Setup of run A:
// usb_interface_v1_0
module usb_interface_v1_0 #
(
	parameter RESET_CYCLES = 100,
	parameter  C_M00_AXI_START_DATA_VALUE	= 32'h00000000,
	parameter  C_M00_AXI_TARGET_SLAVE_BASE_ADDR	= 32'h00000000,
	parameter integer C_M00_AXI_ADDR_WIDTH	= 32,
	parameter integer C_M00_AXI_DATA_WIDTH	= 32,
	parameter integer C_M00_AXI_TRANSACTIONS_NUM	= 4
) (
	input wire [(8 - 1):0] usb_data_in,
	output wire [(8 - 1):0] usb_data_out,
	output wire usb_data_oe,
	input wire [(1 + 4 + 4 + 16)-8-1:0] usb_addr,
	input wire usb_rd_n,
	input wire usb_wr_n,
	input wire usb_ce_n,
	output wire sw_reset_n,
	input wire  m00_axi_aclk,
	input wire  m00_axi_aresetn,
	output wire [C_M00_AXI_ADDR_WIDTH-1 : 0] m00_axi_awaddr,
	output wire [2 : 0] m00_axi_awprot,
	output wire  m00_axi_awvalid,
	input wire  m00_axi_awready,
	output wire [C_M00_AXI_DATA_WIDTH-1 : 0] m00_axi_wdata,
	output wire [C_M00_AXI_DATA_WIDTH/8-1 : 0] m00_axi_wstrb,
	output wire  m00_axi_wvalid,
	input wire  m00_axi_wready,
	input wire [1 : 0] m00_axi_bresp,
	input wire  m00_axi_bvalid,
	output wire  m00_axi_bready,
	output wire [C_M00_AXI_ADDR_WIDTH-1 : 0] m00_axi_araddr,
	output wire [2 : 0] m00_axi_arprot,
	output wire  m00_axi_arvalid,
	input wire  m00_axi_arready,
	input wire [C_M00_AXI_DATA_WIDTH-1 : 0] m00_axi_rdata,
	input wire [1 : 0] m00_axi_rresp,
	input wire  m00_axi_rvalid,
	output wire  m00_axi_rready
);
clock: 3.05 ns
lec_check: 0
cap_margin: 40
core_margin: 2
core_utilization: 72
cts_cluster_size: 68
hold_slack_margin: 0.24
slew_margin: 20
run.sh (not shown) runs the stock make flow with config.mk's settings and CLKGATE_MAP_FILE=.
To summarise run A: no stage aborted, but the layout did not pass its checks, failing on negative setup slack.
Modified inputs, run B compared to run A
diff --git a/flow/config.mk b/flow/config.mk
--- a/flow/config.mk
+++ b/flow/config.mk
@@ -8 +8 @@
-export CAP_MARGIN = 40
+export CAP_MARGIN = 20
@@ -11,2 +11,4 @@
-export CTS_CLUSTER_SIZE = 68
-export HOLD_SLACK_MARGIN = 0.24
+export CTS_CLUSTER_SIZE = 14
+export HOLD_SLACK_MARGIN = -0.07
+export PLACE_DENSITY = 0.6
+export SETUP_SLACK_MARGIN = -0.17
### Flow results
Row fraction of power consumed by combinational cells: run B lower / run A higher. Re post-synthesis to final-layout area growth: run A was higher than run B. From the logs: run B reached the end of the flow and failed the layout checks with negative setup slack. Run B -> run A: effective utilization at floorplan delta 0, exact match. Run B: buffer count excluding the clock tree in the final layout is 44 lower than what run A reported. Run B vs run A: post-route cell area down by a few percent. Minimum clock period after layout (higher): run A. Re register-to-register slack: run B is 0.09 ns up on run A. | worst stage delay on the critical path | higher: run A |.
For run C, these inputs were changed with respect to run B:
diff --git a/flow/config.mk b/flow/config.mk
--- a/flow/config.mk
+++ b/flow/config.mk
@@ -10,3 +10 @@
-export CORE_UTILIZATION = 72
-export CTS_CLUSTER_SIZE = 14
-export HOLD_SLACK_MARGIN = -0.07
+export CORE_UTILIZATION = 40
@@ -14 +11,0 @@
-export SETUP_SLACK_MARGIN = -0.17
==> flow/constraint.sdc <==
create_clock -name core_clock -period 5.49 [get_ports {m00_axi_aclk}]
set_input_delay 1.0980 -clock core_clock [delete_from_list [all_inputs] [get_ports {m00_axi_aclk}]]
set_output_delay 1.0980 -clock core_clock [all_outputs]
set_load 0.01 [all_outputs]
Notes after the runs:
- [run C] global placer's final weighted congestion fell 4.4% relative to run B
- Run C against run B; wire length the detailed router placed on met1 is up by more than 10%.
- The post-synthesis simple-gate area fraction of run C and that of run B are within noise of each other.
- Between run B and run C, global-route usage decreased.
- Lower wire length of the first global-routing pass was reported by run C, not run B.
- Route | run C vs run B | wire shorter in run C
- Summary of run B and run C: one run falls short of a clean finish, namely run B.
- | overall power | run C vs run B | 43% lower |
Edits applied to the flow inputs when going from run C to run D:
diff --git a/flow/config.mk b/flow/config.mk
--- a/flow/config.mk
+++ b/flow/config.mk
@@ -10,2 +10,3 @@
-export CORE_UTILIZATION = 40
-export PLACE_DENSITY = 0.6
+export CORE_UTILIZATION = 66
+export HOLD_SLACK_MARGIN = -0.09
+export SETUP_SLACK_MARGIN = -0.41
==> flow/constraint.sdc <==
create_clock -name core_clock -period 7.5 [get_ports {m00_axi_aclk}]
set_input_delay 1.5000 -clock core_clock [delete_from_list [all_inputs] [get_ports {m00_axi_aclk}]]
set_output_delay 1.5000 -clock core_clock [all_outputs]
set_load 0.01 [all_outputs]
### Flow results
Run D vs run C — die area dropped about 40%. Sort run C and run D by final setup slack of the worst path, descending, and run D comes first. From run C to run D the numbers moved as follows: multi-input gate area in the final layout essentially unchanged; peak fanout along the critical path up 6. Summary — combinational power, run D relative to run C: lower, by 28%.

========
Setup of job 6567:
usb_interface_v1_0 again, from the RTL that the note above started with.
make LEC_CHECK=0 ABC_AREA=1 CAP_MARGIN=35 CORE_ASPECT_RATIO=1.35 CORE_MARGIN=2 CORE_UTILIZATION=72 CTS_CLUSTER_DIAMETER=36 CTS_CLUSTER_SIZE=10 PLACE_DENSITY_LB_ADDON=0.2 SETUP_SLACK_MARGIN=0.83 SLEW_MARGIN=20 finish   # period 2.81 ns
Job 6567: it failed with a tool error in global routing, so there are no final results.
What job 5924 does differently from job 6567 at the input level:
Settings: CORE_ASPECT_RATIO no longer set, was 1.35; ABC_AREA no longer set, was 1; PLACE_DENSITY_LB_ADDON no longer set, was 0.2; CTS_CLUSTER_DIAMETER no longer set, was 36; CTS_CLUSTER_SIZE now 33, was 10; CORE_UTILIZATION now 70, was 72; SETUP_SLACK_MARGIN no longer set, was 0.83; PLACE_DENSITY now 0.6, previously not set; CAP_MARGIN now 20, was 35; the clock period (ns, I/O delays scaled along) now 4.51, was 2.81.
## What came out
- The core area of job 5924 was inferior to that of job 6567.
- Looking at post-synthesis chip area from yosys, job 5924 sits 800 um2 lower than job 6567 does.
- Between job 5924 and job 6567, it is job 5924 whose die area is higher, by about 1.5%.
- Both conditions hold for job 5924: the flow ran to the end and the final layout passed the timing, design-rule and antenna checks.
- Of job 6567 and job 5924, job 5924 shows the lower placer's final routability congestion estimate, with job 6567 above it.
- When job 5924 is measured against job 6567, its number of rows created at floorplan turns out about 14% lower.
- Post-synthesis cell count from yosys for job 5924 is lower than for job 6567.
- Average cell area after synthesis was higher in the run labelled job 5924.
- STATUS synthesized area: job 5924 wins against job 6567
- Job 5924 has post-CTS repair timing setup buffer count below what job 6567 had.
For job 6791, these inputs were changed with respect to job 5924:
Settings: clearing PLACE_DENSITY, which used to be 0.6; swapping 33 for 14 in CTS_CLUSTER_SIZE; putting SETUP_SLACK_MARGIN at 0.33 where nothing was set; swapping 4.51 for 3.18 in the clock period (ns, I/O delays scaled along).
--- outcome ---
- Job 6791 ended up with dfrtp_4 as its cell with the largest stage delay on the worst path; job 5924 ended up with clkdlybuf4s50_1.
- [job 6791 vs job 5924] first-pass GRT wire length: higher in job 6791
- Although job 6791 finished all stages, its layout failed final checks on negative setup slack.
- Job 5924: done, clean on timing, DRC and antenna
- Worst setup path endpoint = m00_axi_rready: job 5924; worst setup path endpoint = command_control_inst.r_response_out[7]: job 6791
- Per the comparison of job 6791 with job 5924, final design utilization went up by 7.4 points, setup slack went down by 1170 ps, number of remaining DRC errors was more or less identical, detailed route wirelength on metal3 went up by about 65%.
### job 6791 -> job 9928
Settings: SETUP_SLACK_MARGIN: 0.33 -> unset; CTS_CLUSTER_SIZE: 14 -> unset; PLACE_DENSITY: unset -> 0.6; CORE_UTILIZATION: 70 -> 40; the clock period (ns, I/O delays scaled along): 3.18 -> 10.0.
## What came out
Job 9928 did not stop at any stage, and its layout met the timing, design-rule and antenna checks. Complete run, failing final checks: job 6791, reason negative setup slack. Taking job 6791 as the reference, in job 9928 total internal power went down by about 70%, sequential portion of the cell area now larger. Of job 9928 and job 6791, job 6791 shows the lower die size, with job 9928 above it. Job 9928 vs job 6791, clock latency on the worst-skew pair went up by 30 ps. The fraction of power consumed by sequential logic reported for job 9928 is greater than that of job 6791 by 1.5 points.
Power is estimated from default activity; no workload was simulated.
